===== design/flow/config.mk =====
export PLATFORM = sky130hd
export DESIGN_NAME = Top
export DESIGN_NICKNAME = Top
export VERILOG_FILES = /design/flow/design.v
export SDC_FILE = /design/flow/constraint.sdc
export NUM_CORES = 4
export LEC_CHECK = 0
export ABC_AREA = 1
export CAP_MARGIN = 35
export CORE_MARGIN = 2
export CORE_UTILIZATION = 72
export CTS_CLUSTER_DIAMETER = 315
export CTS_CLUSTER_SIZE = 13
export GPL_ROUTABILITY_DRIVEN = 0
export HOLD_SLACK_MARGIN = 0.29
export PLACE_DENSITY_LB_ADDON = 0.24
export SLEW_MARGIN = 40

===== design/flow/constraint.sdc =====
create_clock -name core_clock -period 163.0 [get_ports {clk}]
set_input_delay 32.6000 -clock core_clock [delete_from_list [all_inputs] [get_ports {clk}]]
set_output_delay 32.6000 -clock core_clock [all_outputs]
set_load 0.01 [all_outputs]

===== design/flow/design.v =====
module counter_1000(clk,rst,clkout,statechange);
input clk,rst;
output clkout;
output [1:0] statechange;
reg clkout;
reg [9:0] flag1;
reg [1:0] statechange;
always @(posedge clk) 
begin   
    if(rst)
        begin
            flag1<=0;
            clkout<=1'b1;
        end
	else if(flag1<500) 
		begin
			flag1<=flag1+1;
			clkout<=1'b1;
		end 
	else if(flag1<1000)
		begin
			flag1<=flag1+1;
			clkout<=1'b0;
        end
    else if(flag1==1000)
        begin
            flag1<=0;
            clkout<=1'b1;
		end
end
always @(posedge clk)
begin 
    if(rst)
        statechange <= 0;
    else if(flag1==1000)
    begin
        if(statechange<3)
            statechange <= statechange + 1;
        else
            statechange <= 0;
    end
end
endmodule
module TrigSignal(clk_1m,rst,trig);
input clk_1m,rst;
output trig;
reg trig;
reg [16:0]flag1;
always @(posedge clk_1m) 
begin   
    if(rst)
        begin
            flag1<=0;
            trig<=1'b0;
        end
	else if(flag1<15) 
		begin
			flag1<=flag1+1;
			trig<=1'b1;
		end 
	else if(flag1<100000)
		begin
			flag1<=flag1+1;
			trig<=1'b0;
        end
    else if(flag1==100000)
        begin
            flag1<=0;
            trig<=1'b0;
		end
end
endmodule 
module PosCounter(clk_1m,rst,echo,dis_count);
input clk_1m,rst,echo;
output [19:0] dis_count;
reg [19:0] dis_count;
reg [19:0] count;
reg [19:0] countfinal;
always@(posedge clk_1m)
begin 
    if(rst)
    begin
        dis_count <= 0;
        count <= 0;
        countfinal <= 0;
    end
    else if(echo == 1'b1)
    begin
        count <= count+1;
        countfinal <= count;
    end
    else 
    begin
        dis_count <= countfinal *120 >> 6;
        count <= 0;
    end
end 
endmodule  
module Showdigit(in,LED_activating_counter,out1,out2);
input [19:0] in;
input [1:0] LED_activating_counter;
output reg [6:0] out1;
output reg [3:0] out2;
reg [3:0] outnumber;
always @(*)
begin
    case(LED_activating_counter)
    2'b00: 
    begin
        out2 = 4'b0111; 
        outnumber = (in / 10000)%10; 
    end
    2'b01: 
    begin
        out2 = 4'b1011; 
        outnumber = (in / 1000)%10; 
    end
    2'b10: 
    begin
        out2 = 4'b1101; 
        outnumber = ((in / 100)%10); 
    end
    2'b11: 
    begin
        out2 = 4'b1110; 
        outnumber = ((in / 10)%10); 
    end
    default: begin out2 = 4'b1111; outnumber = 4'b0000; end
    endcase
end
always@(*)
begin
    case(outnumber)
    4'b0000: out1 = 7'b0000001;  
    4'b0001: out1 = 7'b1001111;  
    4'b0010: out1 = 7'b0010010;  
    4'b0011: out1 = 7'b0000110;  
    4'b0100: out1 = 7'b1001100;  
    4'b0101: out1 = 7'b0100100;  
    4'b0110: out1 = 7'b0100000;  
    4'b0111: out1 = 7'b0001111;  
    4'b1000: out1 = 7'b0000000;  
    4'b1001: out1 = 7'b0000100;  
    default: out1 = 7'b0000001;  
    endcase
end
endmodule  
module Top(clk, rst, Trig, Echo, distance, sel);
input clk, rst, Echo;
output Trig;
output [6:0] distance;
output [3:0] sel;
wire [19:0] dis;
wire [1:0] state;
wire clk_1k;
counter_1000 u3(.clk(clk), .rst(rst), .clkout(clk_1k), .statechange(state));
TrigSignal u1(.clk_1m(clk), .rst(rst), .trig(Trig));
PosCounter u2(.clk_1m(clk), .rst(rst), .echo(Echo), .dis_count(dis));
Showdigit u4(.in(dis),.LED_activating_counter(state),.out1(distance[6:0]),.out2(sel[3:0]));
endmodule  

===== design/flow/run.sh =====
#!/bin/bash
# the make line also repeats each setting of config.mk as NAME=value (left out here)
make -C /OpenROAD-flow-scripts/flow DESIGN_CONFIG=/design/flow/config.mk WORK_HOME=/design/flow/orfs CLKGATE_MAP_FILE= finish

==> flow_summary.json, run 1 <==
{
  "rsz0062_at_grt": "no",
  "post_synth_fa_ha_maj_area_fraction_pct": 13.8,
  "pin_count": 15,
  "drt_wl_total_um": 76800,
  "placed_cells_incl_taps": 5704,
  "floorplan.core_util_pct": 72.7,
  "design.die.area_mm2": 0.0461,
  "timing.clock.skew_ns": 0.0104,
  "reg2reg_from": "u2.countfinal[2]$_SDFFE_PP0P_",
  "yosys_register_bits": 90,
  "grt.met3_usage_pct": 1.97,
  "gr_overflow_total": 0,
  "ctsRootBufferMaster": "clkbuf_16",
  "timing.critical_path.from": "u3.statechange[0]$_SDFFE_PP0P_",
  "use_met1_pct": 43.2,
  "antenna-diode-count": 0,
  "synth.yosys.num_cells": 5161,
  "hold_path.startpoint": "u2.count[0]$_SDFF_PP0_",
  "synth-seq-area-share_pct": 5.63,
  "route.antenna.remaining_nets": 0,
  "outcome": "complete, no violations",
  "critPathCaptureType": "output pin",
  "clk_pin_slew_ns": 0.06,
  "postSynthCellCount": 5161,
  "cts_sinks": 90,
  "max_cap_viol": 0,
  "finish.utilization_pct": 74.0,
  "max_clock_freq_ghz": 0.00991,
  "final_period_util_pct": 61.9,
  "stage_log_warnings": 42,
  "final-instance-count-excl-fill": 5720,
  "timing_max_transition_violations_final": 0,
  "antenna_found_initial": 0,
  "filler_cell_count": 3839,
  "worst_r2r_endpoint": "u2.dis_count[18]$_SDFFE_PP0N_",
  "share_of_yosys_cell_area_claimed_by_the_top_area_cell_type_pct": 13.3,
  "worstPathBufferInverterCount": 64,
  "ys.warnings.count": 4,
  "grt_max_degree": 53,
  "crit_type": "register to output pin",
  "post_synth_main_logic_family": "simple AND/OR/NAND/NOR gates",
  "cp_data_required_time_ns": 130.40,
  "maximum_buffer_depth_of_the_clock_tree": 2,
  "dp_hpwl_um": 62800,
  "post_synth.cell_area_avg_um2": 6.20,
  "vias": 32209,
  "top_family_by_delay_on_critical_path": "simple AND/OR/NAND/NOR gates",
  "holdWs_ns": 0.462,
  "yosys.area_share.xor_xnor_pct": 7.23,
  "max_stage_delay_ns": 0.64,
  "cts_setup_buffers": 0,
  "final_number_of_setup_violating_endpoints": 0,
  "wl_per_cell_um": 13.4,
  "setup.worst_path.end": "distance[6]",
  "period_needed_ns": 100.86,
  "worstHoldEndpoint": "u2.count[0]$_SDFF_PP0_",
  "netlist_top_cells_count": "nand2_1 (1,135), inv_1 (759), nor2_1 (454)",
  "muxShareOfSynthArea_pct": 0.0352,
  "synth.most_common_cell": "nand2_1",
  "grt_pass1_vias": 29440,
  "wire_length_of_the_first_global_routing_pass_um": 131000,
  "synth_area_mm2": 0.0320,
  "grt_busiest_layer": "met2",
  "synth.cellmix.simpleShare_pct": 47.4,
  "critical_path_depth": 450,
  "cts-hold-fix-buffers": 0,
  "dieWidth_um": 215,
  "rr_worst_depth": 34,
  "count_of_different_cell_masters_after_synthesis": 93,
  "insertion_delay_ns": 0.35,
  "grt_usage_pct": 32.4,
  "drcViolationCount": 0,
  "critical_path_arrival_ns": 68.26,
  "kind_of_path_behind_the_tightest_hold_check": "register to register",
  "post_synth_tally_of_flip_flops_with_integrated_enable": 0,
  "dr.pass1.iters": 6,
  "crit_path_max_fanout": 36,
  "hold-path-cell-count": 1,
  "global_route.usage.met2_pct": 56.8,
  "critPathLaunchType": "register",
  "synth_area_leader_cell": "nand2_1",
  "worst_margin_pin_slew_ns": 0.805,
  "setup-tns-final_ns": 0,
  "synth-area-yosys_mm2": 0.0320,
  "post_cts.resized_instances": 0,
  "cts_inserted_buffers": 9,
  "async_reset_ff_share_pct": 0,
  "post_drt_via_cell_ratio": 5.63,
  "cts.htree.levels": 3,
  "detail_route.iter0.violations": 2123,
  "placeableCoreArea_mm2": 0.0440,
  "worst_slew_margin_rel_pct": 46.2,
  "reg2reg_setup_slack_ns": 157.83,
  "hold_viol_final": 0,
  "design.final.nets": 5458,
  "die_height_um": 215,
  "ys.flop_type": "dfxtp_1",
  "critical_path.slowest_cell": "nor2_1",
  "crit_path_frequent_cell": "nand2_1",
  "portBuffers": 14,
  "ys_sh_aoi_pct": 13.2,
  "areaGrowthSynthToFinish_pct": 1.78,
  "top_cells_by_area": "nand2_1 (13%), ha_1 (12%), inv_1 (8.9%)",
  "row_count": 77,
  "tritoncts_clock_tree": "done"
}
[metal layers]
metal | part of all wire [%] | vias to the layer above | wire length (um)
met2 | 47 | 922 | 36000
met4 | 1.8 | 0 | 1400
met5 | 0 | - | 0
met3 | 5.2 | 119 | 3960
li1 | - | 16643 | -
met1 | 46 | 14525 | 35400
[stage by stage]
stage          area, um2  worst slack [ns]
5_1_grt            32600             54.39
4_1_cts            32600             62.96
2_1_floorplan      32000             68.25
6_report           32600             62.14
3_3_place_gp       32300             66.15
3_5_place_dp       32300             63.44
[layout make-up]
type                    instances  area [um2]  area share, %
clock inverters                 6        42.5          0.131
inverters                     849        3300           10.1
repair buffers                 26         230          0.707
flip-flops and latches         90        1800           5.53
well taps                     592         741           2.27
multi-input cells            4147       26200           80.5
clock buffers                  10         229          0.703
==> run 2, diff against run 1 <==
ABC_AREA = default   (was 1)
CAP_MARGIN = 20   (was 35)
CORE_ASPECT_RATIO = 0.5   (was default)
CORE_MARGIN = 9   (was 2)
CTS_CLUSTER_DIAMETER = 382   (was 315)
CTS_CLUSTER_SIZE = 98   (was 13)
GPL_ROUTABILITY_DRIVEN = default   (was 0)
HOLD_SLACK_MARGIN = default   (was 0.29)
PLACE_DENSITY = 0.36   (was default)
PLACE_DENSITY_LB_ADDON = default   (was 0.24)
SLEW_MARGIN = 20   (was 40)
TNS_END_PERCENT = 15   (was default)
clock period = 1000.0 ns   (was 163.0 ns; I/O delays follow)
==> run 2 against run 1 <==
Effect of this change: worst hold slack gained 0.027 ns; critical endpoint is now distance[3]; still clean; design area down 12%; cell count is 23% lower; flip-flop count stayed put; critical path depth shrank 71; register-to-register slack improved by 840 ns; first-iteration DRC count increased by 50%; via count shrank 5.7%; synthesized area down 13%; clock-buffer cell count is the same.
==> flow_summary.json, run 2 <==
{
  "crit_type": "register to output pin",
  "synth-seq-area-share_pct": 6.46,
  "cts_inserted_buffers": 9,
  "kind_of_path_behind_the_tightest_hold_check": "register to register",
  "yosys.area_share.xor_xnor_pct": 6.88,
  "row_count": 50,
  "max_stage_delay_ns": 0.87,
  "maximum_buffer_depth_of_the_clock_tree": 2,
  "outcome": "complete, no violations",
  "cts_setup_buffers": 0,
  "filler_cell_count": 3130,
  "drcViolationCount": 0,
  "cts.htree.levels": 3,
  "insertion_delay_ns": 0.36,
  "total_area_of_sequential_cells_mm2": 0.00180,
  "finish.utilization_pct": 75.7,
  "tritoncts_clock_tree": "done",
  "placeableCoreArea_mm2": 0.0378,
  "portBuffers": 14,
  "ctsRootBufferMaster": "clkbuf_16",
  "crit_path_max_fanout": 63,
  "reg2reg_from": "u2.countfinal[2]$_SDFFE_PP0P_",
  "rsz0062_at_grt": "no",
  "period_needed_ns": 292.61,
  "antenna-diode-count": 0,
  "gr_overflow_total": 0,
  "dp_hpwl_um": 59600,
  "post_drt_via_cell_ratio": 6.85,
  "setup-tns-final_ns": 0,
  "share_of_yosys_cell_area_claimed_by_the_top_area_cell_type_pct": 13.2,
  "cts-hold-fix-buffers": 0,
  "ys_sh_aoi_pct": 33.8,
  "setup.worst_path.end": "distance[3]",
  "cts_sinks": 90,
  "top_family_by_delay_on_critical_path": "AND-OR/OR-AND gates",
  "worst_margin_pin_slew_ns": 1.05,
  "timing.critical_path.from": "u3.statechange[0]$_SDFFE_PP0P_",
  "wire_length_of_the_first_global_routing_pass_um": 128000,
  "wl_per_cell_um": 17.4,
  "stage_log_warnings": 44,
  "post_synth_main_logic_family": "AND-OR/OR-AND gates",
  "areaGrowthSynthToFinish_pct": 2.59,
  "postSynthCellCount": 3991,
  "post_synth.cell_area_avg_um2": 6.99,
  "post_cts.resized_instances": 0,
  "hold_viol_final": 0,
  "muxShareOfSynthArea_pct": 4.25,
  "grt_max_degree": 68,
  "dr.pass1.iters": 8,
  "synth_area_mm2": 0.0279,
  "drt_wl_total_um": 77000,
  "synth.cellmix.simpleShare_pct": 28.5,
  "floorplan.core_util_pct": 73.8,
  "grt_pass1_vias": 27370,
  "timing.clock.skew_ns": 0.00960,
  "count_of_different_cell_masters_after_synthesis": 128,
  "ys.warnings.count": 4,
  "reg2reg_setup_slack_ns": 994.41,
  "holdWs_ns": 0.489,
  "critPathCaptureType": "output pin",
  "hold-path-cell-count": 2,
  "synth-area-yosys_mm2": 0.0279,
  "timing_max_transition_violations_final": 0,
  "netlist_top_cells_count": "nor2_1 (491), nand2_1 (324), ha_1 (295)",
  "synth_area_leader_cell": "ha_1",
  "max_cap_viol": 0,
  "design.final.nets": 4242,
  "worst_slew_margin_rel_pct": 29.2,
  "cp_data_required_time_ns": 800.00,
  "critical_path_arrival_ns": 92.61,
  "dieWidth_um": 296,
  "worstPathBufferInverterCount": 25,
  "post_synth_fa_ha_maj_area_fraction_pct": 16.1,
  "clk_pin_slew_ns": 0.07,
  "route.antenna.remaining_nets": 0,
  "critical_path_depth": 379,
  "antenna_found_initial": 0,
  "comb_area_mm2": 0.0250,
  "worstHoldEndpoint": "u3.flag1[9]$_SDFFE_PP0P_",
  "final_period_util_pct": 29.3,
  "finalWeightedCongestion": 0.954,
  "pin_count": 15,
  "crit_path_frequent_cell": "o21a_1",
  "rr_worst_depth": 27,
  "max_clock_freq_ghz": 0.00342,
  "hold_path.startpoint": "u3.flag1[9]$_SDFFE_PP0P_",
  "synth.yosys.num_cells": 3991,
  "ys.flop_type": "dfxtp_1",
  "top_cells_by_area": "ha_1 (13%), nor2_1 (6.6%), dfxtp_1 (6.5%)",
  "detail_route.iter0.violations": 3187,
  "synth.most_common_cell": "nor2_1",
  "yosys_register_bits": 90,
  "final_number_of_setup_violating_endpoints": 0,
  "design.die.area_mm2": 0.0466,
  "worst_r2r_endpoint": "u2.dis_count[19]$_SDFFE_PP0N_",
  "critPathLaunchType": "register",
  "die_height_um": 157,
  "vias": 30381,
  "post_synth_tally_of_flip_flops_with_integrated_enable": 0,
  "grt_usage_pct": 31.4,
  "async_reset_ff_share_pct": 0,
  "critical_path.slowest_cell": "or4_1"
}
[run 2: per-stage QoR]
| stage | setup WS, ns | cell area, um2 | instances |
|---|---|---|---|
| after floorplan | 719.14 | 27900 | 4002 |
| after global placement | 713.44 | 28300 | 4414 |
| after detailed placement | 709.73 | 28300 | 4415 |
| after CTS | 709.06 | 28600 | 4431 |
| after global routing | 699.59 | 28600 | 4432 |
| final | 707.39 | 28600 | 4432 |
[run 2: final cells by class]
cell class	count	share of cell area, %
clock buffer	10	0.835
clock inverter	6	0.197
inverter	139	1.83
multi-input combinational	3627	87.5
sequential	90	6.30
tap	520	2.27
timing repair buffer	40	1.12
[run 2: metal layers]
layer | up-vias | wire (um) | track usage [%]
li1 | 14934 | - | -
met1 | 14060 | 35100 | 41.6
met2 | 1187 | 34800 | 52.7
met3 | 200 | 4840 | 3.61
met4 | 0 | 2320 | 10.1
met5 | - | 0 | 0
==> run 3, diff against run 2 <==
ABC_AREA = 0   (was default)
CELL_PAD_IN_SITES_DETAIL_PLACEMENT = 1   (was default)
CORE_ASPECT_RATIO = 0.51   (was 0.5)
CORE_MARGIN = 2   (was 9)
CORE_UTILIZATION = 40   (was 72)
CTS_CLUSTER_DIAMETER = default   (was 382)
CTS_CLUSTER_SIZE = default   (was 98)
HOLD_SLACK_MARGIN = 0.28   (was default)
MIN_ROUTING_LAYER = met2   (was default)
PLACE_DENSITY = default   (was 0.36)
SLEW_MARGIN = 25   (was 20)
TNS_END_PERCENT = default   (was 15)
clock period = 400.0 ns   (was 1000.0 ns; I/O delays follow)
==> run 3 against run 2 <==
Effect of this change: the flow now stops in global routing; die size increased by 55%; synthesized area unchanged; synthesized cell count unchanged.
==> flow_summary.json, run 3 <==
{
  "synth-area-yosys_mm2": 0.0279,
  "postSynthCellCount": 3991,
  "row_count": 69,
  "outcome": "stopped before the end",
  "maximum_buffer_depth_of_the_clock_tree": 2,
  "cts_sinks": 90,
  "cts_setup_buffers": 0,
  "synth_area_leader_cell": "ha_1",
  "haltStage": "global routing",
  "ys.flop_type": "dfxtp_1",
  "dp_hpwl_um": 82900,
  "synth.most_common_cell": "nor2_1",
  "muxShareOfSynthArea_pct": 4.25,
  "placement.setup.worst_slack_ns": 226.22,
  "finalWeightedCongestion": 1.07,
  "design.die.area_mm2": 0.0720,
  "synth_area_mm2": 0.0279,
  "placed_cells_incl_taps": 4834,
  "post_synth_main_logic_family": "AND-OR/OR-AND gates",
  "ctsRootBufferMaster": "clkbuf_16",
  "pin_count": 15,
  "cts-hold-fix-buffers": 0,
  "floorplan.core_util_pct": 40.2,
  "yosys.area_share.xor_xnor_pct": 6.88,
  "grt_usage_pct": 56.3,
  "ys.warnings.count": 4,
  "post_synth_fa_ha_maj_area_fraction_pct": 16.1,
  "portBuffers": 14,
  "share_of_yosys_cell_area_claimed_by_the_top_area_cell_type_pct": 13.2,
  "async_reset_ff_share_pct": 0,
  "placeableCoreArea_mm2": 0.0693,
  "synth-seq-area-share_pct": 6.46,
  "dieWidth_um": 374,
  "netlist_top_cells_count": "nor2_1 (491), nand2_1 (324), ha_1 (295)",
  "cts.htree.levels": 3,
  "gr_overflow_total": 4,
  "top_cells_by_area": "ha_1 (13%), nor2_1 (6.6%), dfxtp_1 (6.5%)",
  "die_height_um": 193,
  "yosys_register_bits": 90,
  "post_synth.cell_area_avg_um2": 6.99,
  "synth.cellmix.simpleShare_pct": 28.5,
  "post_synth_tally_of_flip_flops_with_integrated_enable": 0,
  "cts_inserted_buffers": 9,
  "count_of_different_cell_masters_after_synthesis": 128,
  "synth.yosys.num_cells": 3991,
  "post_cts.resized_instances": 0,
  "error": "[ERROR GRT-0116] Global routing finished with congestion. Check the congestion regions in the DRC Viewer.",
  "ys_sh_aoi_pct": 33.8
}
[run 3: metal layers]
metal,GRT overflow,GRT usage (%)
met3,3,73.0
met2,0,56.9
met1,-,-
met5,1,42.0
met4,0,29.2
[run 3: metrics by stage]
| stage | cell area (um2) | utilization, % |
|---|---|---|
| CTS | 29200 | 42.2 |
| global placement | 28900 | 41.7 |
| floorplan | 27900 | - |
| detailed placement | 28900 | 41.8 |
==> run 4, diff against run 3 <==
ABC_AREA = default   (was 0)
CELL_PAD_IN_SITES_DETAIL_PLACEMENT = default   (was 1)
CELL_PAD_IN_SITES_GLOBAL_PLACEMENT = 2   (was default)
CORE_ASPECT_RATIO = 0.9   (was 0.51)
CTS_CLUSTER_DIAMETER = 170   (was default)
CTS_CLUSTER_SIZE = 43   (was default)
HOLD_SLACK_MARGIN = default   (was 0.28)
MIN_ROUTING_LAYER = default   (was met2)
PLACE_DENSITY_LB_ADDON = 0.06   (was default)
SLEW_MARGIN = 20   (was 25)
TNS_END_PERCENT = 25   (was default)
clock period = 1000.0 ns   (was 400.0 ns; I/O delays follow)
==> run 4 against run 3 <==
Effect of this change: now clean on timing, DRC and antenna; synthesized cell count did not move; die size fell by 0.16%; synthesized area unchanged.
==> flow_summary.json, run 4 <==
{
  "outcome": "complete, no violations",
  "synth-area-yosys_mm2": 0.0279,
  "max_cap_viol": 0,
  "muxShareOfSynthArea_pct": 4.25,
  "top_family_by_delay_on_critical_path": "AND-OR/OR-AND gates",
  "detail_route.iter0.violations": 1980,
  "worst_slew_margin_rel_pct": 28.6,
  "post_synth.cell_area_avg_um2": 6.99,
  "placeableCoreArea_mm2": 0.0688,
  "post_cts.resized_instances": 0,
  "ctsRootBufferMaster": "clkbuf_16",
  "tritoncts_clock_tree": "done",
  "crit_type": "register to output pin",
  "wire_length_of_the_first_global_routing_pass_um": 143000,
  "floorplan.core_util_pct": 40.6,
  "async_reset_ff_share_pct": 0,
  "die_height_um": 255,
  "synth.cellmix.simpleShare_pct": 28.5,
  "antenna_found_initial": 0,
  "cts.htree.levels": 3,
  "ys.flop_type": "dfxtp_1",
  "period_needed_ns": 291.62,
  "yosys_register_bits": 90,
  "post_drt_via_cell_ratio": 6.13,
  "worst_margin_pin_slew_ns": 1.06,
  "postSynthCellCount": 3991,
  "synth-seq-area-share_pct": 6.46,
  "design.die.area_mm2": 0.0719,
  "setup-tns-final_ns": 0,
  "row_count": 91,
  "route.antenna.remaining_nets": 0,
  "netlist_top_cells_count": "nor2_1 (491), nand2_1 (324), ha_1 (295)",
  "critPathCaptureType": "output pin",
  "critical_path_depth": 377,
  "max_clock_freq_ghz": 0.00343,
  "wl_per_cell_um": 18.3,
  "cp_data_required_time_ns": 800.00,
  "post_synth_main_logic_family": "AND-OR/OR-AND gates",
  "finalWeightedCongestion": 0.862,
  "drcViolationCount": 0,
  "worstPathBufferInverterCount": 24,
  "dr.pass1.iters": 6,
  "design.final.nets": 4257,
  "areaGrowthSynthToFinish_pct": 4.88,
  "grt_pass1_vias": 27325,
  "max_stage_delay_ns": 0.86,
  "timing.critical_path.from": "u3.statechange[0]$_SDFFE_PP0P_",
  "vias": 29789,
  "grt_usage_pct": 23.9,
  "timing_max_transition_violations_final": 0,
  "rsz0062_at_grt": "no",
  "crit_path_max_fanout": 37,
  "cts-hold-fix-buffers": 0,
  "synth_area_leader_cell": "ha_1",
  "insertion_delay_ns": 0.35,
  "final_area_mm2": 0.0293,
  "top_cells_by_area": "ha_1 (13%), nor2_1 (6.6%), dfxtp_1 (6.5%)",
  "gr_overflow_total": 0,
  "post_synth_fa_ha_maj_area_fraction_pct": 16.1,
  "crit_path_frequent_cell": "o21a_1",
  "critical_path.slowest_cell": "or4_1",
  "pin_count": 15,
  "ys.warnings.count": 4,
  "yosys.area_share.xor_xnor_pct": 6.88,
  "cts_inserted_buffers": 9,
  "hold_path.startpoint": "u2.count[0]$_SDFF_PP0_",
  "grt_max_degree": 68,
  "cts_sinks": 90,
  "hold_viol_final": 0,
  "drt_wl_total_um": 89000,
  "final_period_util_pct": 29.2,
  "antenna-diode-count": 0,
  "synth.yosys.num_cells": 3991,
  "post_synth_tally_of_flip_flops_with_integrated_enable": 0,
  "stage_log_warnings": 42,
  "dieWidth_um": 282,
  "synth.most_common_cell": "nor2_1",
  "timing.clock.skew_ns": 0.0133,
  "count_of_different_cell_masters_after_synthesis": 128,
  "rr_worst_depth": 27,
  "critical_path_arrival_ns": 91.62,
  "reg2reg_from": "u2.countfinal[2]$_SDFFE_PP0P_",
  "reg2reg_setup_slack_ns": 994.39,
  "dp_hpwl_um": 70500,
  "maximum_buffer_depth_of_the_clock_tree": 2,
  "clk_pin_slew_ns": 0.07,
  "final_number_of_setup_violating_endpoints": 0,
  "dpl_cell_area_mm2": 0.0289,
  "cts_setup_buffers": 0,
  "worst_r2r_endpoint": "u2.dis_count[19]$_SDFFE_PP0N_",
  "portBuffers": 14,
  "synth_area_mm2": 0.0279,
  "ys_sh_aoi_pct": 33.8,
  "share_of_yosys_cell_area_claimed_by_the_top_area_cell_type_pct": 13.2,
  "setup.worst_path.end": "distance[2]",
  "kind_of_path_behind_the_tightest_hold_check": "register to register",
  "hold-path-cell-count": 1,
  "worstHoldEndpoint": "u2.count[0]$_SDFF_PP0_",
  "critPathLaunchType": "register"
}
run 4: final cells by class:
cell class                      instances  area [um2]
Inverter                              139         523
Fill cell                            7200       39500
Sequential cell                        90        1800
Multi-Input combinational cell       3627       25000
Tap cell                              930        1160
Timing Repair Buffer                   55         435
Clock inverter                          6        73.8
Clock buffer                           10         229
run 4: per-layer routing:
layer / wire, um / global-route usage [%]
met2: 38100 / 37.6
met3: 3690 / 1.85
met4: 1350 / 4.57
met1: 45800 / 35.6
met5: 0 / 0
run 4: metrics by stage:
| stage | worst slack (ns) | hold slack [ns] | cells | utilization, % |
|---|---|---|---|---|
| 2_1_floorplan | 719.14 | 0.425 | 4002 | - |
| 6_report | 708.38 | 0.462 | 4857 | 42.5 |
| 3_5_place_dp | 709.89 | 0.449 | 4839 | 42.1 |
| 3_3_place_gp | 712.01 | 0.446 | 4839 | 42.1 |
| 5_1_grt | 699.85 | 0.490 | 4857 | 42.5 |
| 4_1_cts | 709.07 | 0.466 | 4855 | 42.5 |
==> run 5, diff against run 4 <==
CELL_PAD_IN_SITES_GLOBAL_PLACEMENT = default   (was 2)
CORE_ASPECT_RATIO = 2.0   (was 0.9)
CTS_CLUSTER_DIAMETER = 396   (was 170)
CTS_CLUSTER_SIZE = 93   (was 43)
PLACE_DENSITY = 0.6   (was default)
PLACE_DENSITY_LB_ADDON = default   (was 0.06)
TNS_END_PERCENT = default   (was 25)
==> run 5 against run 4 <==
Effect of this change: synthesized area did not move; synthesized cell count did not move; sequential share of layout area barely moved; core utilization fell by 0.57 points; critical path depth fell by 4; via count fell by 0.86%.
==> flow_summary.json, run 5 <==
{
  "outcome": "complete, no violations",
  "dr.pass1.iters": 5,
  "worst_r2r_endpoint": "u2.dis_count[19]$_SDFFE_PP0N_",
  "ys_sh_aoi_pct": 33.8,
  "antenna_found_initial": 0,
  "detail_route.iter0.violations": 1808,
  "rr_worst_depth": 27,
  "filler_cell_count": 7244,
  "dpl_cell_area_mm2": 0.0288,
  "rsz0062_at_grt": "no",
  "final_area_mm2": 0.0291,
  "hold-path-cell-count": 1,
  "critical_path.slowest_cell": "or4_1",
  "cts_sinks": 90,
  "post_cts.resized_instances": 0,
  "critPathLaunchType": "register",
  "ctsRootBufferMaster": "clkbuf_16",
  "areaGrowthSynthToFinish_pct": 4.45,
  "timing.clock.skew_ns": 0.00671,
  "placeableCoreArea_mm2": 0.0694,
  "reg2reg_setup_slack_ns": 994.60,
  "post_synth_fa_ha_maj_area_fraction_pct": 16.1,
  "dieWidth_um": 191,
  "placement.setup.worst_slack_ns": 710.03,
  "final-instance-count-excl-fill": 4817,
  "yosys_register_bits": 90,
  "setup-tns-final_ns": 0,
  "crit_path_max_fanout": 26,
  "async_reset_ff_share_pct": 0,
  "critical_path_depth": 373,
  "ys.flop_type": "dfxtp_1",
  "finalWeightedCongestion": 0.886,
  "floorplan.core_util_pct": 40.2,
  "top_cells_by_area": "ha_1 (13%), nor2_1 (6.6%), dfxtp_1 (6.5%)",
  "total_area_of_sequential_cells_mm2": 0.00180,
  "post_drt_via_cell_ratio": 6.13,
  "hold_viol_final": 0,
  "post_synth.cell_area_avg_um2": 6.99,
  "grt_usage_pct": 21.0,
  "post_synth_main_logic_family": "AND-OR/OR-AND gates",
  "gr_overflow_total": 0,
  "postSynthCellCount": 3991,
  "worst_slew_margin_rel_pct": 29.3,
  "synth.yosys.num_cells": 3991,
  "grt_pass1_vias": 27710,
  "cts-hold-fix-buffers": 0,
  "wire_length_of_the_first_global_routing_pass_um": 132000,
  "wl_per_cell_um": 16.2,
  "insertion_delay_ns": 0.35,
  "synth_area_mm2": 0.0279,
  "antenna-diode-count": 0,
  "grt_max_degree": 68,
  "stage_log_warnings": 42,
  "cts_setup_buffers": 0,
  "max_clock_freq_ghz": 0.00343,
  "route.antenna.remaining_nets": 0,
  "critPathCaptureType": "output pin",
  "design.final.nets": 4244,
  "setup.worst_path.end": "distance[2]",
  "portBuffers": 14,
  "netlist_top_cells_count": "nor2_1 (491), nand2_1 (324), ha_1 (295)",
  "kind_of_path_behind_the_tightest_hold_check": "register to register",
  "drt_wl_total_um": 77800,
  "period_needed_ns": 291.60,
  "cts.htree.levels": 3,
  "synth.cellmix.simpleShare_pct": 28.5,
  "synth-area-yosys_mm2": 0.0279,
  "crit_path_frequent_cell": "o21a_1",
  "count_of_different_cell_masters_after_synthesis": 128,
  "cts_inserted_buffers": 9,
  "reg2reg_from": "u2.countfinal[2]$_SDFFE_PP0P_",
  "die_height_um": 377,
  "maximum_buffer_depth_of_the_clock_tree": 2,
  "finish.utilization_pct": 42.0,
  "row_count": 137,
  "design.die.area_mm2": 0.0720,
  "hold_path.startpoint": "u2.count[0]$_SDFF_PP0_",
  "timing.critical_path.from": "u3.statechange[0]$_SDFFE_PP0P_",
  "yosys.area_share.xor_xnor_pct": 6.88,
  "top_family_by_delay_on_critical_path": "AND-OR/OR-AND gates",
  "cp_data_required_time_ns": 800.00,
  "post_synth_tally_of_flip_flops_with_integrated_enable": 0,
  "clk_pin_slew_ns": 0.07,
  "dp_hpwl_um": 61400,
  "layout_setup_ws_ns": 708.40,
  "timing_max_transition_violations_final": 0,
  "tritoncts_clock_tree": "done",
  "share_of_yosys_cell_area_claimed_by_the_top_area_cell_type_pct": 13.2,
  "synth.most_common_cell": "nor2_1",
  "final_period_util_pct": 29.2,
  "critical_path_arrival_ns": 91.60,
  "placed_cells_incl_taps": 4799,
  "pin_count": 15,
  "synth_area_leader_cell": "ha_1",
  "max_cap_viol": 0,
  "vias": 29533,
  "max_stage_delay_ns": 0.87,
  "synth-seq-area-share_pct": 6.46,
  "worst_margin_pin_slew_ns": 1.06,
  "worstHoldEndpoint": "u2.count[0]$_SDFF_PP0_",
  "crit_type": "register to output pin",
  "muxShareOfSynthArea_pct": 4.25,
  "comb_area_mm2": 0.0250,
  "final_number_of_setup_violating_endpoints": 0,
  "ys.warnings.count": 4,
  "drcViolationCount": 0,
  "worstPathBufferInverterCount": 22
}
==> run 5: layout make-up <==
cell class / count / area share, %
tap: 903 / 3.88
sequential: 90 / 6.18
inverter: 139 / 1.79
multi-input combinational: 3627 / 85.9
timing repair buffer: 42 / 1.16
clock inverter: 6 / 0.253
clock buffer: 10 / 0.820
==> run 5: per-stage QoR <==
| step | hold slack [ns] |
|---|---|
| floorplan | 0.425 |
| finish | 0.466 |
| global placement | 0.447 |
| global route | 0.519 |
| detailed placement | 0.453 |
| CTS | 0.470 |
==> run 5: metal layers <==
metal | track usage [%] | up-vias | wire, um
met2 | 37.8 | 649 | 37700
met5 | 0 | - | 0
met1 | 27.5 | 13846 | 36200
li1 | - | 14923 | -
met3 | 1.05 | 115 | 2590
met4 | 4.50 | 0 | 1340
==> run 6, diff against run 5 <==
CORE_ASPECT_RATIO = default   (was 2.0)
CTS_CLUSTER_DIAMETER = default   (was 396)
CTS_CLUSTER_SIZE = default   (was 93)
clock period = 392.0 ns   (was 1000.0 ns; I/O delays follow)
==> run 6 against run 5 <==
Effect of this change: routed wire length rose by 2.8%; via count fell by 0.78%; core utilization rose by 0.42 points; first-iteration DRC count rose by 8.7%; critical endpoint unchanged; highest routed layer unchanged.
==> flow_summary.json, run 6 <==
{
  "outcome": "complete, no violations",
  "worst_slew_margin_rel_pct": 30.8,
  "filler_cell_count": 7252,
  "pin_count": 15,
  "rr_worst_depth": 27,
  "design.die.area_mm2": 0.0719,
  "crit_path_frequent_cell": "o21a_1",
  "synth.most_common_cell": "nor2_1",
  "critPathLaunchType": "register",
  "wire_length_of_the_first_global_routing_pass_um": 135000,
  "dpl_cell_area_mm2": 0.0289,
  "crit_path_max_fanout": 34,
  "critical_path.slowest_cell": "or4_1",
  "clk_pin_slew_ns": 0.07,
  "worst_margin_pin_slew_ns": 1.03,
  "setup-tns-final_ns": 0,
  "gr_overflow_total": 0,
  "insertion_delay_ns": 0.35,
  "timing.critical_path.from": "u3.statechange[0]$_SDFFE_PP0P_",
  "ys.warnings.count": 4,
  "synth_area_leader_cell": "ha_1",
  "final_number_of_setup_violating_endpoints": 0,
  "dr.pass1.iters": 5,
  "post_synth_main_logic_family": "AND-OR/OR-AND gates",
  "cts_sinks": 90,
  "portBuffers": 14,
  "grt_usage_pct": 21.9,
  "reg2reg_from": "u2.countfinal[2]$_SDFFE_PP0P_",
  "muxShareOfSynthArea_pct": 4.25,
  "setup.worst_path.end": "distance[2]",
  "drcViolationCount": 0,
  "critPathCaptureType": "output pin",
  "cts_inserted_buffers": 9,
  "row_count": 96,
  "yosys.area_share.xor_xnor_pct": 6.88,
  "postSynthCellCount": 3991,
  "detail_route.iter0.violations": 1965,
  "hold_viol_final": 0,
  "drt_wl_total_um": 80000,
  "ctsRootBufferMaster": "clkbuf_16",
  "antenna_found_initial": 0,
  "synth_area_mm2": 0.0279,
  "floorplan.core_util_pct": 40.5,
  "kind_of_path_behind_the_tightest_hold_check": "register to register",
  "route.antenna.remaining_nets": 0,
  "worst_r2r_endpoint": "u2.dis_count[19]$_SDFFE_PP0N_",
  "cts_setup_buffers": 0,
  "wl_per_cell_um": 16.5,
  "antenna-diode-count": 0,
  "die_height_um": 268,
  "dieWidth_um": 268,
  "synth-seq-area-share_pct": 6.46,
  "vias": 29302,
  "placeableCoreArea_mm2": 0.0688,
  "final_area_mm2": 0.0292,
  "timing_max_transition_violations_final": 0,
  "post_synth.cell_area_avg_um2": 6.99,
  "stage_log_warnings": 42,
  "count_of_different_cell_masters_after_synthesis": 128,
  "timing.clock.skew_ns": 0.0101,
  "synth-area-yosys_mm2": 0.0279,
  "grt_max_degree": 68,
  "worstPathBufferInverterCount": 26,
  "async_reset_ff_share_pct": 0,
  "ys.flop_type": "dfxtp_1",
  "netlist_top_cells_count": "nor2_1 (491), nand2_1 (324), ha_1 (295)",
  "synth.cellmix.simpleShare_pct": 28.5,
  "max_clock_freq_ghz": 0.00593,
  "yosys_register_bits": 90,
  "max_stage_delay_ns": 0.86,
  "maximum_buffer_depth_of_the_clock_tree": 2,
  "ys_sh_aoi_pct": 33.8,
  "cts.htree.levels": 3,
  "post_synth_tally_of_flip_flops_with_integrated_enable": 0,
  "dp_hpwl_um": 62400,
  "tritoncts_clock_tree": "done",
  "hold_path.startpoint": "u2.count[0]$_SDFF_PP0_",
  "crit_type": "register to output pin",
  "layout_setup_ws_ns": 223.45,
  "areaGrowthSynthToFinish_pct": 4.59,
  "critical_path_arrival_ns": 90.15,
  "cp_data_required_time_ns": 313.60,
  "share_of_yosys_cell_area_claimed_by_the_top_area_cell_type_pct": 13.2,
  "post_synth_fa_ha_maj_area_fraction_pct": 16.1,
  "cts-hold-fix-buffers": 0,
  "design.final.nets": 4248,
  "synth.yosys.num_cells": 3991,
  "top_cells_by_area": "ha_1 (13%), nor2_1 (6.6%), dfxtp_1 (6.5%)",
  "placement.setup.worst_slack_ns": 224.97,
  "critical_path_depth": 378,
  "max_cap_viol": 0,
  "reg2reg_setup_slack_ns": 386.48,
  "period_needed_ns": 168.55,
  "grt_pass1_vias": 26456,
  "finalWeightedCongestion": 0.903,
  "hold-path-cell-count": 1,
  "final_period_util_pct": 43.0,
  "post_cts.resized_instances": 0,
  "worstHoldEndpoint": "u2.count[0]$_SDFF_PP0_",
  "rsz0062_at_grt": "no",
  "top_family_by_delay_on_critical_path": "AND-OR/OR-AND gates",
  "post_drt_via_cell_ratio": 6.04
}
run 6: metrics by stage:
stage	utilization [%]	hold WS, ns	std cells
2_1_floorplan	-	0.425	4002
3_3_place_gp	41.9	0.458	4830
3_5_place_dp	42.0	0.463	4831
4_1_cts	42.4	0.480	4847
5_1_grt	42.4	0.494	4849
6_report	42.4	0.468	4849
run 6: per-layer routing:
layer	vias up	track usage [%]	share of wire, %
met5	-	0	0
met4	0	3.23	1.1
met3	64	1.37	4.1
met2	670	35.3	44
met1	13644	32.6	51
li1	14924	-	-
run 6: area by class of cell:
cell class                      instances  area, um2  share of cell area (%)
Multi-Input combinational cell       3627      25000                    85.8
Sequential cell                        90       1800                    6.18
Tap cell                              931       1160                    3.99
Inverter                              139        523                    1.79
Timing Repair Buffer                   46        368                    1.26
Clock buffer                            9        225                   0.772
Clock inverter                          7       60.1                   0.206
==> run 7, diff against run 6 <==
CORE_UTILIZATION = 72   (was 40)
CTS_CLUSTER_DIAMETER = 374   (was default)
CTS_CLUSTER_SIZE = 35   (was default)
TNS_END_PERCENT = 5   (was default)
clock period = 903.0 ns   (was 392.0 ns; I/O delays follow)
==> run 7 against run 6 <==
Effect of this change: die size shrank 44%; synthesized cell count unchanged; core utilization increased by 32 points; design area decreased by 1.8%; highest routed layer unchanged; first-iteration DRC count grew 56%; clock-buffer cell count is 1 higher; still clean; critical path type unchanged.
==> flow_summary.json, run 7 <==
{
  "outcome": "complete, no violations",
  "post_cts.resized_instances": 0,
  "synth_area_leader_cell": "ha_1",
  "max_cap_viol": 0,
  "critPathCaptureType": "output pin",
  "placement.setup.worst_slack_ns": 631.44,
  "gr_overflow_total": 0,
  "synth.cellmix.simpleShare_pct": 28.5,
  "insertion_delay_ns": 0.35,
  "wire_length_of_the_first_global_routing_pass_um": 137000,
  "post_synth.cell_area_avg_um2": 6.99,
  "ctsRootBufferMaster": "clkbuf_16",
  "synth-area-yosys_mm2": 0.0279,
  "design.die.area_mm2": 0.0403,
  "final-instance-count-excl-fill": 4427,
  "cp_data_required_time_ns": 722.40,
  "portBuffers": 14,
  "post_synth_tally_of_flip_flops_with_integrated_enable": 0,
  "kind_of_path_behind_the_tightest_hold_check": "register to register",
  "yosys.area_share.xor_xnor_pct": 6.88,
  "rr_worst_depth": 27,
  "timing.critical_path.from": "u3.statechange[0]$_SDFFE_PP0P_",
  "dp_hpwl_um": 63200,
  "cts_inserted_buffers": 9,
  "cts_sinks": 90,
  "critical_path.slowest_cell": "ha_2",
  "setup-tns-final_ns": 0,
  "clk_pin_slew_ns": 0.07,
  "finalWeightedCongestion": 0.963,
  "cts-hold-fix-buffers": 0,
  "synth_area_mm2": 0.0279,
  "rsz0062_at_grt": "no",
  "critical_path_arrival_ns": 93.89,
  "crit_path_max_fanout": 32,
  "top_family_by_delay_on_critical_path": "AND-OR/OR-AND gates",
  "post_synth_main_logic_family": "AND-OR/OR-AND gates",
  "row_count": 72,
  "netlist_top_cells_count": "nor2_1 (491), nand2_1 (324), ha_1 (295)",
  "dpl_cell_area_mm2": 0.0283,
  "pin_count": 15,
  "worst_slew_margin_rel_pct": 29.7,
  "crit_type": "register to output pin",
  "timing.clock.skew_ns": 0.00819,
  "final_area_mm2": 0.0287,
  "max_clock_freq_ghz": 0.00364,
  "worst_margin_pin_slew_ns": 1.06,
  "grt_pass1_vias": 29551,
  "placed_cells_incl_taps": 4410,
  "synth.most_common_cell": "nor2_1",
  "cts.htree.levels": 3,
  "detail_route.iter0.violations": 3074,
  "count_of_different_cell_masters_after_synthesis": 128,
  "ys.warnings.count": 4,
  "maximum_buffer_depth_of_the_clock_tree": 2,
  "synth.yosys.num_cells": 3991,
  "areaGrowthSynthToFinish_pct": 2.71,
  "placeableCoreArea_mm2": 0.0385,
  "setup.worst_path.end": "distance[6]",
  "die_height_um": 201,
  "top_cells_by_area": "ha_1 (13%), nor2_1 (6.6%), dfxtp_1 (6.5%)",
  "reg2reg_from": "u2.countfinal[2]$_SDFFE_PP0P_",
  "final_number_of_setup_violating_endpoints": 0,
  "vias": 31404,
  "hold_path.startpoint": "u3.flag1[9]$_SDFFE_PP0P_",
  "async_reset_ff_share_pct": 0,
  "yosys_register_bits": 90,
  "worstPathBufferInverterCount": 23,
  "period_needed_ns": 274.49,
  "share_of_yosys_cell_area_claimed_by_the_top_area_cell_type_pct": 13.2,
  "antenna_found_initial": 0,
  "grt_usage_pct": 39.0,
  "drt_wl_total_um": 82400,
  "ys_sh_aoi_pct": 33.8,
  "tritoncts_clock_tree": "done",
  "crit_path_frequent_cell": "o21a_1",
  "post_drt_via_cell_ratio": 7.09,
  "design.final.nets": 4239,
  "antenna-diode-count": 0,
  "wl_per_cell_um": 18.6,
  "timing_max_transition_violations_final": 0,
  "floorplan.core_util_pct": 72.5,
  "hold_viol_final": 0,
  "ys.flop_type": "dfxtp_1",
  "final_period_util_pct": 30.4,
  "worstHoldEndpoint": "u3.flag1[9]$_SDFFE_PP0P_",
  "dieWidth_um": 201,
  "postSynthCellCount": 3991,
  "grt_max_degree": 68,
  "max_stage_delay_ns": 0.90,
  "stage_log_warnings": 45,
  "layout_setup_ws_ns": 628.52,
  "reg2reg_setup_slack_ns": 897.27,
  "route.antenna.remaining_nets": 0,
  "synth-seq-area-share_pct": 6.46,
  "cts_setup_buffers": 0,
  "dr.pass1.iters": 8,
  "drcViolationCount": 0,
  "post_synth_fa_ha_maj_area_fraction_pct": 16.1,
  "worst_r2r_endpoint": "u2.dis_count[19]$_SDFFE_PP0N_",
  "hold-path-cell-count": 2,
  "critPathLaunchType": "register",
  "muxShareOfSynthArea_pct": 4.25,
  "critical_path_depth": 377
}
-- run 7: layout make-up --
class,instances,area [um2]
inverter,139,523
clock inverter,6,96.3
sequential,90,1800
fill,3064,9820
multi-input combinational,3627,25000
clock buffer,10,239
tap,518,648
timing repair buffer,37,300
-- run 7: layer usage --
layer  GRT usage (%)  routed length (um)
met5               0                   0
met4            14.3                2550
met3            4.97                6690
met2            67.7               38500
met1            49.3               34600
-- run 7: metrics by stage --
stage | hold WS [ns] | utilization, %
floorplan | 0.425 | -
global route | 0.538 | 74.5
CTS | 0.500 | 74.4
global placement | 0.450 | 73.6
detailed placement | 0.468 | 73.6
finish | 0.493 | 74.5
==> run 8, diff against run 7 <==
CORE_ASPECT_RATIO = 0.9   (was default)
CORE_UTILIZATION = 39   (was 72)
CTS_CLUSTER_DIAMETER = 228   (was 374)
CTS_CLUSTER_SIZE = 43   (was 35)
PLACE_DENSITY = 0.76   (was 0.6)
TNS_END_PERCENT = default   (was 5)
clock period = 1000.0 ns   (was 903.0 ns; I/O delays follow)
==> run 8 against run 7 <==
Effect of this change: routed wire length down 8.5%; highest routed layer unchanged; register-to-register slack better by 97 ns; global-route usage down 19 points; die size up 83%; design area up 1.8%; non-clock buffer count up 5; worst setup slack better by 79 ns.
==> flow_summary.json, run 8 <==
{
  "route.antenna.remaining_nets": 0,
  "period_needed_ns": 292.52,
  "design.final.nets": 4244,
  "synth-area-yosys_mm2": 0.0279,
  "rr_worst_depth": 27,
  "max_stage_delay_ns": 0.85,
  "worst_r2r_endpoint": "u2.dis_count[19]$_SDFFE_PP0N_",
  "hold-path-cell-count": 1,
  "grt_pass1_vias": 26927,
  "maximum_buffer_depth_of_the_clock_tree": 2,
  "cp_data_required_time_ns": 800.00,
  "critical_path.slowest_cell": "or4_1",
  "post_synth.cell_area_avg_um2": 6.99,
  "critPathLaunchType": "register",
  "reg2reg_from": "u2.countfinal[2]$_SDFFE_PP0P_",
  "critical_path_arrival_ns": 92.52,
  "dp_hpwl_um": 58800,
  "post_drt_via_cell_ratio": 6.10,
  "clk_pin_slew_ns": 0.06,
  "timing.clock.skew_ns": 0.00597,
  "post_synth_main_logic_family": "AND-OR/OR-AND gates",
  "post_synth_fa_ha_maj_area_fraction_pct": 16.1,
  "synth.most_common_cell": "nor2_1",
  "crit_path_frequent_cell": "o21a_1",
  "setup-tns-final_ns": 0,
  "antenna_found_initial": 0,
  "final_period_util_pct": 29.3,
  "grt_usage_pct": 19.8,
  "gr_overflow_total": 0,
  "rsz0062_at_grt": "no",
  "pin_count": 15,
  "die_height_um": 258,
  "ys_sh_aoi_pct": 33.8,
  "placeableCoreArea_mm2": 0.0712,
  "row_count": 93,
  "detail_route.iter0.violations": 2713,
  "cts_sinks": 90,
  "critPathCaptureType": "output pin",
  "outcome": "complete, no violations",
  "top_cells_by_area": "ha_1 (13%), nor2_1 (6.6%), dfxtp_1 (6.5%)",
  "crit_path_max_fanout": 63,
  "ctsRootBufferMaster": "clkbuf_16",
  "timing.critical_path.from": "u3.statechange[0]$_SDFFE_PP0P_",
  "critical_path_depth": 385,
  "max_cap_viol": 0,
  "vias": 29656,
  "finalWeightedCongestion": 0.940,
  "yosys.area_share.xor_xnor_pct": 6.88,
  "async_reset_ff_share_pct": 0,
  "floorplan.core_util_pct": 39.2,
  "max_clock_freq_ghz": 0.00342,
  "tritoncts_clock_tree": "done",
  "portBuffers": 14,
  "post_synth_tally_of_flip_flops_with_integrated_enable": 0,
  "share_of_yosys_cell_area_claimed_by_the_top_area_cell_type_pct": 13.2,
  "ys.warnings.count": 4,
  "post_cts.resized_instances": 0,
  "reg2reg_setup_slack_ns": 994.48,
  "synth.yosys.num_cells": 3991,
  "cts.htree.levels": 3,
  "worst_margin_pin_slew_ns": 1.07,
  "dr.pass1.iters": 6,
  "hold_path.startpoint": "u2.count[0]$_SDFF_PP0_",
  "dieWidth_um": 286,
  "netlist_top_cells_count": "nor2_1 (491), nand2_1 (324), ha_1 (295)",
  "wire_length_of_the_first_global_routing_pass_um": 129000,
  "crit_type": "register to output pin",
  "setup.worst_path.end": "distance[2]",
  "cts-hold-fix-buffers": 0,
  "yosys_register_bits": 90,
  "synth-seq-area-share_pct": 6.46,
  "antenna-diode-count": 0,
  "count_of_different_cell_masters_after_synthesis": 128,
  "hold_viol_final": 0,
  "areaGrowthSynthToFinish_pct": 4.57,
  "insertion_delay_ns": 0.34,
  "cts_setup_buffers": 0,
  "worstPathBufferInverterCount": 25,
  "worstHoldEndpoint": "u2.count[0]$_SDFF_PP0_",
  "stage_log_warnings": 42,
  "postSynthCellCount": 3991,
  "top_family_by_delay_on_critical_path": "AND-OR/OR-AND gates",
  "ys.flop_type": "dfxtp_1",
  "grt_max_degree": 68,
  "drt_wl_total_um": 75300,
  "kind_of_path_behind_the_tightest_hold_check": "register to register",
  "timing_max_transition_violations_final": 0,
  "synth_area_leader_cell": "ha_1",
  "design.die.area_mm2": 0.0737,
  "synth.cellmix.simpleShare_pct": 28.5,
  "wl_per_cell_um": 15.5,
  "muxShareOfSynthArea_pct": 4.25,
  "final_number_of_setup_violating_endpoints": 0,
  "cts_inserted_buffers": 9,
  "drcViolationCount": 0,
  "worst_slew_margin_rel_pct": 28.6,
  "synth_area_mm2": 0.0279
}
==> run 8: final cells by class <==
| type | count | area, um2 |
|---|---|---|
| clock inverter | 2 | 37.5 |
| inverter | 139 | 523 |
| timing repair buffer | 42 | 338 |
| fill | 7265 | 42000 |
| tap | 950 | 1190 |
| multi-input combinational | 3627 | 25000 |
| sequential | 90 | 1800 |
| clock buffer | 12 | 256 |
==> run 8: per-stage QoR <==
stage	setup WS, ns	util (%)	hold WS [ns]	cell area (um2)	cells
6_report	707.48	41.0	0.460	29200	4862
5_1_grt	698.60	41.0	0.516	29200	4862
4_1_cts	708.44	40.9	0.469	29200	4860
3_5_place_dp	709.28	40.5	0.455	28900	4846
3_3_place_gp	711.87	40.5	0.447	28900	4846
2_1_floorplan	719.14	-	0.425	27900	4002
==> run 8: routing by layer <==
layer  track usage [%]  up-vias  wire, um
met5                 0        -         0
met4              4.41        0      1370
met1              28.0    13709     36400
met3              1.55      112      4050
met2              32.6      917     33600
li1                  -    14918         -
==> run 9, diff against run 8 <==
ABC_AREA = 1   (was default)
CORE_ASPECT_RATIO = 2.0   (was 0.9)
CORE_UTILIZATION = 40   (was 39)
CTS_CLUSTER_DIAMETER = 167   (was 228)
CTS_CLUSTER_SIZE = 93   (was 43)
PLACE_DENSITY = 0.52   (was 0.76)
==> run 9 against run 8 <==
Effect of this change: flip-flop count did not move; global-route usage rose by 4.5 points; core utilization rose by 0.91 points; first-iteration DRC count fell by 56%; design area rose by 14%; still clean.
==> flow_summary.json, run 9 <==
{
  "antenna-diode-count": 0,
  "outcome": "complete, no violations",
  "post_synth_main_logic_family": "simple AND/OR/NAND/NOR gates",
  "finalWeightedCongestion": 0.965,
  "reg2reg_from": "u2.countfinal[1]$_SDFFE_PP0P_",
  "yosys_register_bits": 90,
  "critPathCaptureType": "output pin",
  "cts-hold-fix-buffers": 0,
  "ctsRootBufferMaster": "clkbuf_16",
  "drcViolationCount": 0,
  "maximum_buffer_depth_of_the_clock_tree": 2,
  "route.antenna.remaining_nets": 0,
  "synth-seq-area-share_pct": 5.63,
  "setup.worst_path.end": "distance[4]",
  "floorplan.core_util_pct": 40.4,
  "antenna_found_initial": 0,
  "hold_viol_final": 0,
  "hold-path-cell-count": 1,
  "placed_cells_incl_taps": 6151,
  "timing.critical_path.from": "u3.statechange[0]$_SDFFE_PP0P_",
  "critical_path.slowest_cell": "nor2_1",
  "design.final.nets": 5461,
  "rsz0062_at_grt": "no",
  "pin_count": 15,
  "postSynthCellCount": 5161,
  "max_cap_viol": 0,
  "final_area_mm2": 0.0332,
  "final-instance-count-excl-fill": 6167,
  "cts_sinks": 90,
  "critPathLaunchType": "register",
  "reg2reg_setup_slack_ns": 994.85,
  "final_number_of_setup_violating_endpoints": 0,
  "post_drt_via_cell_ratio": 5.10,
  "die_height_um": 404,
  "hold_path.startpoint": "u2.count[0]$_SDFF_PP0_",
  "dieWidth_um": 204,
  "yosys.area_share.xor_xnor_pct": 7.23,
  "worst_slew_margin_rel_pct": 35.3,
  "netlist_top_cells_count": "nand2_1 (1,135), inv_1 (759), nor2_1 (454)",
  "areaGrowthSynthToFinish_pct": 3.73,
  "kind_of_path_behind_the_tightest_hold_check": "register to register",
  "ys.warnings.count": 4,
  "vias": 31449,
  "synth_area_mm2": 0.0320,
  "grt_usage_pct": 24.3,
  "stage_log_warnings": 42,
  "wire_length_of_the_first_global_routing_pass_um": 160000,
  "synth.yosys.num_cells": 5161,
  "post_synth_fa_ha_maj_area_fraction_pct": 13.8,
  "crit_path_frequent_cell": "nand2_1",
  "top_cells_by_area": "nand2_1 (13%), ha_1 (12%), inv_1 (8.9%)",
  "synth_area_leader_cell": "nand2_1",
  "share_of_yosys_cell_area_claimed_by_the_top_area_cell_type_pct": 13.3,
  "critical_path_depth": 451,
  "total_area_of_sequential_cells_mm2": 0.00180,
  "final_period_util_pct": 26.9,
  "portBuffers": 14,
  "synth-area-yosys_mm2": 0.0320,
  "worstPathBufferInverterCount": 64,
  "comb_area_mm2": 0.0262,
  "ys.flop_type": "dfxtp_1",
  "insertion_delay_ns": 0.41,
  "crit_path_max_fanout": 27,
  "muxShareOfSynthArea_pct": 0.0352,
  "count_of_different_cell_masters_after_synthesis": 93,
  "max_stage_delay_ns": 0.75,
  "grt_max_degree": 40,
  "period_needed_ns": 269.08,
  "cts_setup_buffers": 0,
  "top_family_by_delay_on_critical_path": "simple AND/OR/NAND/NOR gates",
  "post_cts.resized_instances": 0,
  "rr_worst_depth": 36,
  "critical_path_arrival_ns": 69.08,
  "grt_pass1_vias": 31691,
  "clk_pin_slew_ns": 0.07,
  "worstHoldEndpoint": "u2.count[0]$_SDFF_PP0_",
  "ys_sh_aoi_pct": 13.2,
  "synth.most_common_cell": "nand2_1",
  "design.die.area_mm2": 0.0824,
  "post_synth.cell_area_avg_um2": 6.20,
  "worst_margin_pin_slew_ns": 0.967,
  "timing_max_transition_violations_final": 0,
  "finish.utilization_pct": 41.9,
  "dp_hpwl_um": 85600,
  "filler_cell_count": 8793,
  "wl_per_cell_um": 16.1,
  "worst_r2r_endpoint": "u2.dis_count[19]$_SDFFE_PP0N_",
  "cts.htree.levels": 3,
  "async_reset_ff_share_pct": 0,
  "detail_route.iter0.violations": 1203,
  "placeableCoreArea_mm2": 0.0793,
  "gr_overflow_total": 0,
  "tritoncts_clock_tree": "done",
  "drt_wl_total_um": 99300,
  "cts_inserted_buffers": 9,
  "crit_type": "register to output pin",
  "cp_data_required_time_ns": 800.00,
  "dpl_cell_area_mm2": 0.0329,
  "timing.clock.skew_ns": 0.00826,
  "row_count": 146,
  "post_synth_tally_of_flip_flops_with_integrated_enable": 0,
  "dr.pass1.iters": 5,
  "setup-tns-final_ns": 0,
  "synth.cellmix.simpleShare_pct": 47.4,
  "max_clock_freq_ghz": 0.00372
}
==> run 9: final cells by class <==
class                   count  share of cell area (%)
inverters                 849                    9.96
clock buffers               9                   0.678
clock inverters             7                   0.230
well taps                1036                    3.91
multi-input cells        4147                    79.0
repair buffers             29                   0.761
flip-flops and latches     90                    5.43
==> run 9: routing by layer <==
layer | share of wire (%) | track usage [%] | wire length (um)
met5 | 0 | 0 | 0
met4 | 6.7 | 14.7 | 6650
met3 | 1.5 | 1.35 | 1480
met2 | 56 | 49.7 | 55300
met1 | 36 | 23.0 | 35900
==> run 9: metrics by stage <==
step	hold slack, ns	worst slack, ns
after global routing	0.475	722.77
final	0.446	730.92
after floorplan	0.417	737.86
after CTS	0.455	730.47
after detailed placement	0.437	731.02
after global placement	0.428	732.41
==> run 10, diff against run 9 <==
CORE_ASPECT_RATIO = default   (was 2.0)
CORE_MARGIN = 4   (was 2)
CORE_UTILIZATION = 56   (was 40)
CTS_CLUSTER_DIAMETER = default   (was 167)
CTS_CLUSTER_SIZE = default   (was 93)
MAX_ROUTING_LAYER = met5   (was default)
PLACE_DENSITY = default   (was 0.52)
clock period = 349.0 ns   (was 1000.0 ns; I/O delays follow)
==> run 10 against run 9 <==
Effect of this change: still clean; first-iteration DRC count up 46%; via count down 0.79%; core utilization up 16 points; clock skew up 0.0072 ns; critical path depth down 3; cell count down 4.6%.
==> flow_summary.json, run 10 <==
{
  "share_of_yosys_cell_area_claimed_by_the_top_area_cell_type_pct": 13.3,
  "outcome": "complete, no violations",
  "synth-area-yosys_mm2": 0.0320,
  "synth-seq-area-share_pct": 5.63,
  "rr_worst_depth": 36,
  "placeableCoreArea_mm2": 0.0565,
  "hold-path-cell-count": 2,
  "final_period_util_pct": 39.6,
  "pin_count": 15,
  "post_drt_via_cell_ratio": 5.30,
  "worst_r2r_endpoint": "u2.dis_count[19]$_SDFFE_PP0N_",
  "placed_cells_incl_taps": 5869,
  "worstHoldEndpoint": "u2.dis_count[0]$_SDFFE_PP0N_",
  "dp_hpwl_um": 69000,
  "crit_path_frequent_cell": "nand2_1",
  "critical_path_depth": 448,
  "tritoncts_clock_tree": "done",
  "vias": 31199,
  "top_family_by_delay_on_critical_path": "simple AND/OR/NAND/NOR gates",
  "gr_overflow_total": 0,
  "die_height_um": 247,
  "filler_cell_count": 5704,
  "met3RoutedLength_um": 3600,
  "post_synth_fa_ha_maj_area_fraction_pct": 13.8,
  "muxShareOfSynthArea_pct": 0.0352,
  "synth.cellmix.simpleShare_pct": 47.4,
  "ys.flop_type": "dfxtp_1",
  "layout_setup_ws_ns": 210.78,
  "yosys.area_share.xor_xnor_pct": 7.23,
  "maximum_buffer_depth_of_the_clock_tree": 2,
  "cts_setup_buffers": 0,
  "final_number_of_setup_violating_endpoints": 0,
  "stage_log_warnings": 44,
  "met1_length_um": 41300,
  "cts_inserted_buffers": 9,
  "cp_data_required_time_ns": 279.20,
  "dr.pass1.iters": 8,
  "placement.setup.worst_slack_ns": 211.51,
  "count_of_different_cell_masters_after_synthesis": 93,
  "wl_per_cell_um": 14.1,
  "total_area_of_sequential_cells_mm2": 0.00180,
  "crit_type": "register to output pin",
  "grt_pass1_vias": 28250,
  "wire_length_of_the_first_global_routing_pass_um": 138000,
  "drt_wl_total_um": 82800,
  "async_reset_ff_share_pct": 0,
  "critical_path.slowest_cell": "nor2_1",
  "dr_wl_met2_um": 36900,
  "worst_slew_margin_rel_pct": 34.8,
  "dieWidth_um": 247,
  "ctsRootBufferMaster": "clkbuf_16",
  "synth_area_leader_cell": "nand2_1",
  "netlist_top_cells_count": "nand2_1 (1,135), inv_1 (759), nor2_1 (454)",
  "post_synth_tally_of_flip_flops_with_integrated_enable": 0,
  "max_clock_freq_ghz": 0.00723,
  "worst_margin_pin_slew_ns": 0.976,
  "timing.clock.skew_ns": 0.0154,
  "crit_path_max_fanout": 32,
  "ys_sh_aoi_pct": 13.2,
  "rsz0062_at_grt": "no",
  "route.antenna.remaining_nets": 0,
  "reg2reg_setup_slack_ns": 344.04,
  "highest_layer": "met4",
  "antenna-diode-count": 0,
  "drcViolationCount": 0,
  "finalWeightedCongestion": 0.958,
  "synth.most_common_cell": "nand2_1",
  "timing.critical_path.from": "u3.statechange[0]$_SDFFE_PP0P_",
  "antenna_found_initial": 0,
  "worstPathBufferInverterCount": 64,
  "cts-hold-fix-buffers": 0,
  "max_cap_viol": 0,
  "period_needed_ns": 138.22,
  "detail_route.iter0.violations": 1752,
  "kind_of_path_behind_the_tightest_hold_check": "register to register",
  "final-instance-count-excl-fill": 5885,
  "ys.warnings.count": 4,
  "setup-tns-final_ns": 0,
  "row_count": 87,
  "comb_area_mm2": 0.0262,
  "setup.worst_path.end": "distance[6]",
  "synth_area_mm2": 0.0320,
  "portBuffers": 14,
  "insertion_delay_ns": 0.36,
  "critPathLaunchType": "register",
  "cts.htree.levels": 3,
  "post_synth_main_logic_family": "simple AND/OR/NAND/NOR gates",
  "post_synth.cell_area_avg_um2": 6.20,
  "postSynthCellCount": 5161
}
-- run 10: stage by stage --
stage	util (%)	cell area, um2	hold WS (ns)
after global placement	57.6	32500	0.433
after CTS	58.1	32800	0.453
after global routing	58.1	32800	0.460
after detailed placement	57.6	32500	0.436
after floorplan	-	32000	0.417
final	58.1	32800	0.455
-- run 10: final cells by class --
| class | count | share of cell area, % |
|---|---|---|
| clock inverters | 7 | 0.240 |
| well taps | 756 | 2.88 |
| repair buffers | 27 | 0.724 |
| multi-input cells | 4147 | 79.9 |
| clock buffers | 9 | 0.686 |
| flip-flops and latches | 90 | 5.49 |
| inverters | 849 | 10.1 |
-- run 10: per-layer routing --
metal | GRT usage, % | vias to the layer above
met3 | 2.35 | 78
li1 | - | 16638
met1 | 38.3 | 13906
met5 | 0 | -
met2 | 44.0 | 577
met4 | 4.02 | 0
